// APB_top
module APB_top(input PCLK,
               input PRESETn,
               input Transfer,
               input Wr_Rd,
               input [4:0] Address,
               input [31:0] write_data,
               output [31:0] read_data);
For scale: ~4300 cells after synthesis, roughly 1100 flip-flops, about 73 I/O pins, ~46000 um2 of cells after synthesis.
export LEC_CHECK = 0
export ABC_AREA = 1
export CAP_MARGIN = 20
export CORE_MARGIN = 2
export CORE_UTILIZATION = 72
export CTS_CLUSTER_SIZE = 76
export SETUP_SLACK_MARGIN = -0.12
export SLEW_MARGIN = 20
create_clock -name core_clock -period 2.19 [get_ports {PCLK}]
run.sh (not shown) runs the stock make flow with config.mk's settings and CLKGATE_MAP_FILE=.
The starting point produced a layout that fails on negative setup slack.
Rerun with:
--- a/flow/config.mk
+++ b/flow/config.mk
@@ -7,8 +7,6 @@
 export LEC_CHECK = 0
-export ABC_AREA = 1
 export CAP_MARGIN = 20
 export CORE_MARGIN = 2
-export CORE_UTILIZATION = 72
-export CTS_CLUSTER_SIZE = 76
-export SETUP_SLACK_MARGIN = -0.12
+export CORE_UTILIZATION = 40
+export PLACE_DENSITY = 0.6
 export SLEW_MARGIN = 20
==> flow/constraint.sdc (replaced) <==
create_clock -name core_clock -period 3.94 [get_ports {PCLK}]
set_input_delay 0.7880 -clock core_clock [delete_from_list [all_inputs] [get_ports {PCLK}]]
set_output_delay 0.7880 -clock core_clock [all_outputs]
set_load 0.01 [all_outputs]
=> The changed run finished with timing, DRC and antenna clean; total power fell by 47%; utilization fell by 41 points; clock power fell by 44%; via count fell by 37%; hold slack gains 140 ps; count of clock-buffer cells in the layout rose by 6; area after synthesis fell by 8.8%; cell count fell by 28%; critical path depth fell by 6; sequential power fell by 44%.
Rerun with:
--- a/flow/config.mk
+++ b/flow/config.mk
@@ -9,4 +9,6 @@
 export CORE_MARGIN = 2
-export CORE_UTILIZATION = 40
-export PLACE_DENSITY = 0.6
+export CORE_UTILIZATION = 72
+export CTS_CLUSTER_SIZE = 37
+export PLACE_DENSITY = 0.65
+export SETUP_SLACK_MARGIN = 0.55
 export SLEW_MARGIN = 20
==> flow/constraint.sdc (replaced) <==
create_clock -name core_clock -period 2.19 [get_ports {PCLK}]
set_input_delay 0.4380 -clock core_clock [delete_from_list [all_inputs] [get_ports {PCLK}]]
set_output_delay 0.4380 -clock core_clock [all_outputs]
set_load 0.01 [all_outputs]
With this change the flow produced a layout that fails on negative setup slack.
Non-clock buffer count rose by 230.
Routed wire length rose by 39%.
Setup slack gets worse by 1300 ps.
Utilization goes up by 44 points.
Die area went down by 44%.
Synthesized cell count stays the same.
Synthesized area is unchanged.
Final area came out higher by 6.8%.
Clock power came out higher by 85%.
Via count grows by 25%.
Worst hold slack gets worse by 170 ps.
Rerun with:
--- a/flow/config.mk
+++ b/flow/config.mk
@@ -7,8 +7,7 @@
 export LEC_CHECK = 0
+export ABC_AREA = 1
 export CAP_MARGIN = 20
 export CORE_MARGIN = 2
-export CORE_UTILIZATION = 72
-export CTS_CLUSTER_SIZE = 37
-export PLACE_DENSITY = 0.65
-export SETUP_SLACK_MARGIN = 0.55
+export CORE_UTILIZATION = 70
+export PLACE_DENSITY = 0.6
 export SLEW_MARGIN = 20
Effect: The changed run ran to the end with violations: negative setup slack; via count goes up by 34%; register-to-register slack is worse by 180 ps; synthesized area grows by 9.7%; worst setup slack got worse by 180 ps; final area is higher by 9.9%; power rises by about 0.9%.
Rerun with:
--- a/flow/config.mk
+++ b/flow/config.mk
@@ -7,6 +7,5 @@
 export LEC_CHECK = 0
-export ABC_AREA = 1
 export CAP_MARGIN = 20
 export CORE_MARGIN = 2
-export CORE_UTILIZATION = 70
+export CORE_UTILIZATION = 40
 export PLACE_DENSITY = 0.6
==> flow/constraint.sdc (replaced) <==
create_clock -name core_clock -period 2.72 [get_ports {PCLK}]
set_input_delay 0.5440 -clock core_clock [delete_from_list [all_inputs] [get_ports {PCLK}]]
set_output_delay 0.5440 -clock core_clock [all_outputs]
set_load 0.01 [all_outputs]
After rerunning: This time the run went through all stages and came out clean. Wire length went down by about 33%. Count of clock-buffer cells in the layout went down by 3. Final cell count went down by 26%. Sequential cell count stays the same. Final area went down by 11%. Global-route usage went down by 23 points. Setup slack improved by 820 ps.

---

The RTL this note starts from:
==> flow/design.v <==
module APB_master(input Transfer,               
                  input Wr_Rd,                  
                  input [4:0] Address,          
                  input [31:0] write_data,      
                  output reg [31:0] read_data,  
                  input PCLK,                   
                  input PRESETn,                
                  input PREADY,                 
                  input [31:0] PRDATA,          
                  input PSLVERR,                
                  output [4:0] PADDR,           
                  output PSELx,                 
                  output PENABLE,               
                  output PWRITE,                
                  output [31:0] PWDATA);        
    parameter IDLE = 2'b00, SETUP = 2'b01, ACCESS = 2'b10;
    (* fsm_encoding = "none" *) reg [1:0] ps;
    reg [1:0] ns;
    reg [4:0]  paddr_q;
    reg        pwrite_q;
    reg [31:0] pwdata_q;
    wire setup_open = PRESETn && Transfer && (ps == SETUP);
    always @(posedge PCLK) begin
        if (!PRESETn)
            ps <= IDLE;
        else
            ps <= ns;
    end
    always @(*) begin
        if (!PRESETn  || !Transfer)
            ns = IDLE;
        else
        begin
            case (ps)
                IDLE:    ns = SETUP;
                SETUP:   ns = PSLVERR ? IDLE : ACCESS;
                ACCESS:  ns = PSLVERR ? IDLE : (PREADY ? SETUP : ACCESS);
                default: ns = IDLE;
            endcase
        end
    end
    assign PSELx   = (ps == SETUP) || (ps == ACCESS);
    assign PENABLE = (ps == ACCESS);
    always @(posedge PCLK) begin
        if (setup_open) begin
            paddr_q  <= Address;
            pwrite_q <= Wr_Rd;
            if (Wr_Rd)
                pwdata_q <= write_data;
        end
    end
    assign PADDR  = setup_open ? Address : paddr_q;
    assign PWRITE = setup_open ? Wr_Rd   : pwrite_q;
    assign PWDATA = (setup_open && Wr_Rd) ? write_data : pwdata_q;
    always @(posedge PCLK) begin
        if (PRESETn && PSELx && PENABLE && PREADY && !PSLVERR && !PWRITE)
            read_data <= PRDATA;
    end
endmodule
module APB_slave(input PCLK,                
                 input PRESETn,             
                 input [4:0] PADDR,         
                 input PSELx,               
                 input PENABLE,             
                 input PWRITE,              
                 input [31:0]PWDATA,        
                 output PREADY,             
                 output [31:0] PRDATA,      
                 output PSLVERR);           
    reg [31:0] mem [0:31];  
    assign PREADY  = PRESETn && PSELx && PENABLE;
    assign PSLVERR = 1'b0;
    always @(posedge PCLK) begin
        if (PRESETn && PSELx && PENABLE && PWRITE)
            mem[PADDR] <= PWDATA;
    end
    assign PRDATA = mem[PADDR];
endmodule
module APB_top(input PCLK,
               input PRESETn,
               input Transfer,
               input Wr_Rd,
               input [4:0] Address,
               input [31:0] write_data,
               output [31:0] read_data);
    wire [4:0] PADDR;
    wire [31:0] PWDATA,PRDATA;
    wire PSELx,PENABLE,PWRITE,PREADY,PSLVERR;
    APB_master Design_master(Transfer,Wr_Rd,Address,write_data,read_data,PCLK,PRESETn,PREADY,PRDATA,PSLVERR,PADDR,PSELx,PENABLE,PWRITE,PWDATA);
    APB_slave Design_slave(PCLK,PRESETn,PADDR,PSELx,PENABLE,PWRITE,PWDATA,PREADY,PRDATA,PSLVERR);
endmodule
clock: 1.89 ns
lec_check: 0
cap_margin: 20
core_aspect_ratio: 0.94
core_margin: 2
core_utilization: 72
cts_cluster_size: 15
place_density_lb_addon: 0.03
setup_slack_margin: 0.55
slew_margin: 20
The first run ran to the end with violations: negative setup slack.
Next try:
==> flow/config.mk (replaced) <==
export PLATFORM = sky130hd
export DESIGN_NAME = APB_top
export DESIGN_NICKNAME = APB_top
export VERILOG_FILES = /design/flow/design.v
export SDC_FILE = /design/flow/constraint.sdc
export NUM_CORES = 4
export LEC_CHECK = 0
export ABC_AREA = 1
export CAP_MARGIN = 20
export CORE_MARGIN = 2
export CORE_UTILIZATION = 72
export CTS_CLUSTER_SIZE = 72
export PLACE_DENSITY = 0.65
export SETUP_SLACK_MARGIN = 0.14
export SLEW_MARGIN = 20
==> flow/constraint.sdc (replaced) <==
create_clock -name core_clock -period 2.19 [get_ports {PCLK}]
set_input_delay 0.4380 -clock core_clock [delete_from_list [all_inputs] [get_ports {PCLK}]]
set_output_delay 0.4380 -clock core_clock [all_outputs]
set_load 0.01 [all_outputs]
- The new run finished with negative setup slack left
- hold slack gets better by 37 ps
- area after synthesis grows by 9.7%
- wire length shrinks by about 9%
- sequential power shrinks by 14%
- power shrinks by about 18%
- die area grows by 9.5%
Next try:
==> flow/config.mk (replaced) <==
export PLATFORM = sky130hd
export DESIGN_NAME = APB_top
export DESIGN_NICKNAME = APB_top
export VERILOG_FILES = /design/flow/design.v
export SDC_FILE = /design/flow/constraint.sdc
export NUM_CORES = 4
export LEC_CHECK = 0
export CAP_MARGIN = 20
export CORE_MARGIN = 2
export CORE_UTILIZATION = 68
export SLEW_MARGIN = 20
The new run completed and failed the layout checks on negative setup slack.
Final area decreases by 1.4%.
Via count decreases by 22%.
Non-clock buffer count increases by 109.
Cell count decreases by 32%.
Next try:
--- a/flow/config.mk
+++ b/flow/config.mk
@@ -6,6 +6,8 @@
 export NUM_CORES = 4
 export LEC_CHECK = 0
+export ABC_AREA = 1
 export CAP_MARGIN = 20
 export CORE_MARGIN = 2
-export CORE_UTILIZATION = 68
+export CORE_UTILIZATION = 72
+export PLACE_DENSITY = 0.6
 export SLEW_MARGIN = 20
==> flow/constraint.sdc (replaced) <==
create_clock -name core_clock -period 0.979 [get_ports {PCLK}]
set_input_delay 0.1958 -clock core_clock [delete_from_list [all_inputs] [get_ports {PCLK}]]
set_output_delay 0.1958 -clock core_clock [all_outputs]
set_load 0.01 [all_outputs]
What happened:
- The new run ran to the end with violations: negative setup slack
- design area barely changes
- synthesized cell count rose by 84%
- via count rose by 24%
- core utilization fell by 3.4 points
- first-iteration DRC count rose by 14%
- non-clock buffer count fell by 127
- cell count rose by 48%
Next try:
--- a/flow/config.mk
+++ b/flow/config.mk
@@ -6,8 +6,8 @@
 export NUM_CORES = 4
 export LEC_CHECK = 0
-export ABC_AREA = 1
 export CAP_MARGIN = 20
 export CORE_MARGIN = 2
-export CORE_UTILIZATION = 72
+export CORE_UTILIZATION = 67
+export CTS_CLUSTER_SIZE = 37
 export PLACE_DENSITY = 0.6
 export SLEW_MARGIN = 20
==> flow/constraint.sdc (replaced) <==
create_clock -name core_clock -period 2.19 [get_ports {PCLK}]
set_input_delay 0.4380 -clock core_clock [delete_from_list [all_inputs] [get_ports {PCLK}]]
set_output_delay 0.4380 -clock core_clock [all_outputs]
set_load 0.01 [all_outputs]
=>
- The changed run finished but fails on negative setup slack
- register-to-register slack improved by 1200 ps
- clock-buffer cell count rose by 1
- cell area fell by 5.6%
Next try:
--- a/flow/config.mk
+++ b/flow/config.mk
@@ -8,6 +8,5 @@
 export CAP_MARGIN = 20
 export CORE_MARGIN = 2
-export CORE_UTILIZATION = 67
-export CTS_CLUSTER_SIZE = 37
+export CORE_UTILIZATION = 23
 export PLACE_DENSITY = 0.6
 export SLEW_MARGIN = 20
==> flow/constraint.sdc (replaced) <==
create_clock -name core_clock -period 3.94 [get_ports {PCLK}]
set_input_delay 0.7880 -clock core_clock [delete_from_list [all_inputs] [get_ports {PCLK}]]
set_output_delay 0.7880 -clock core_clock [all_outputs]
set_load 0.01 [all_outputs]
With this change the flow produced a clean layout; via count falls by roughly a tenth; first-iteration DRC count went down by well over a third; routed wire length falls by a few percent; clock skew is about the same.
Power and IR drop assume default switching activity.
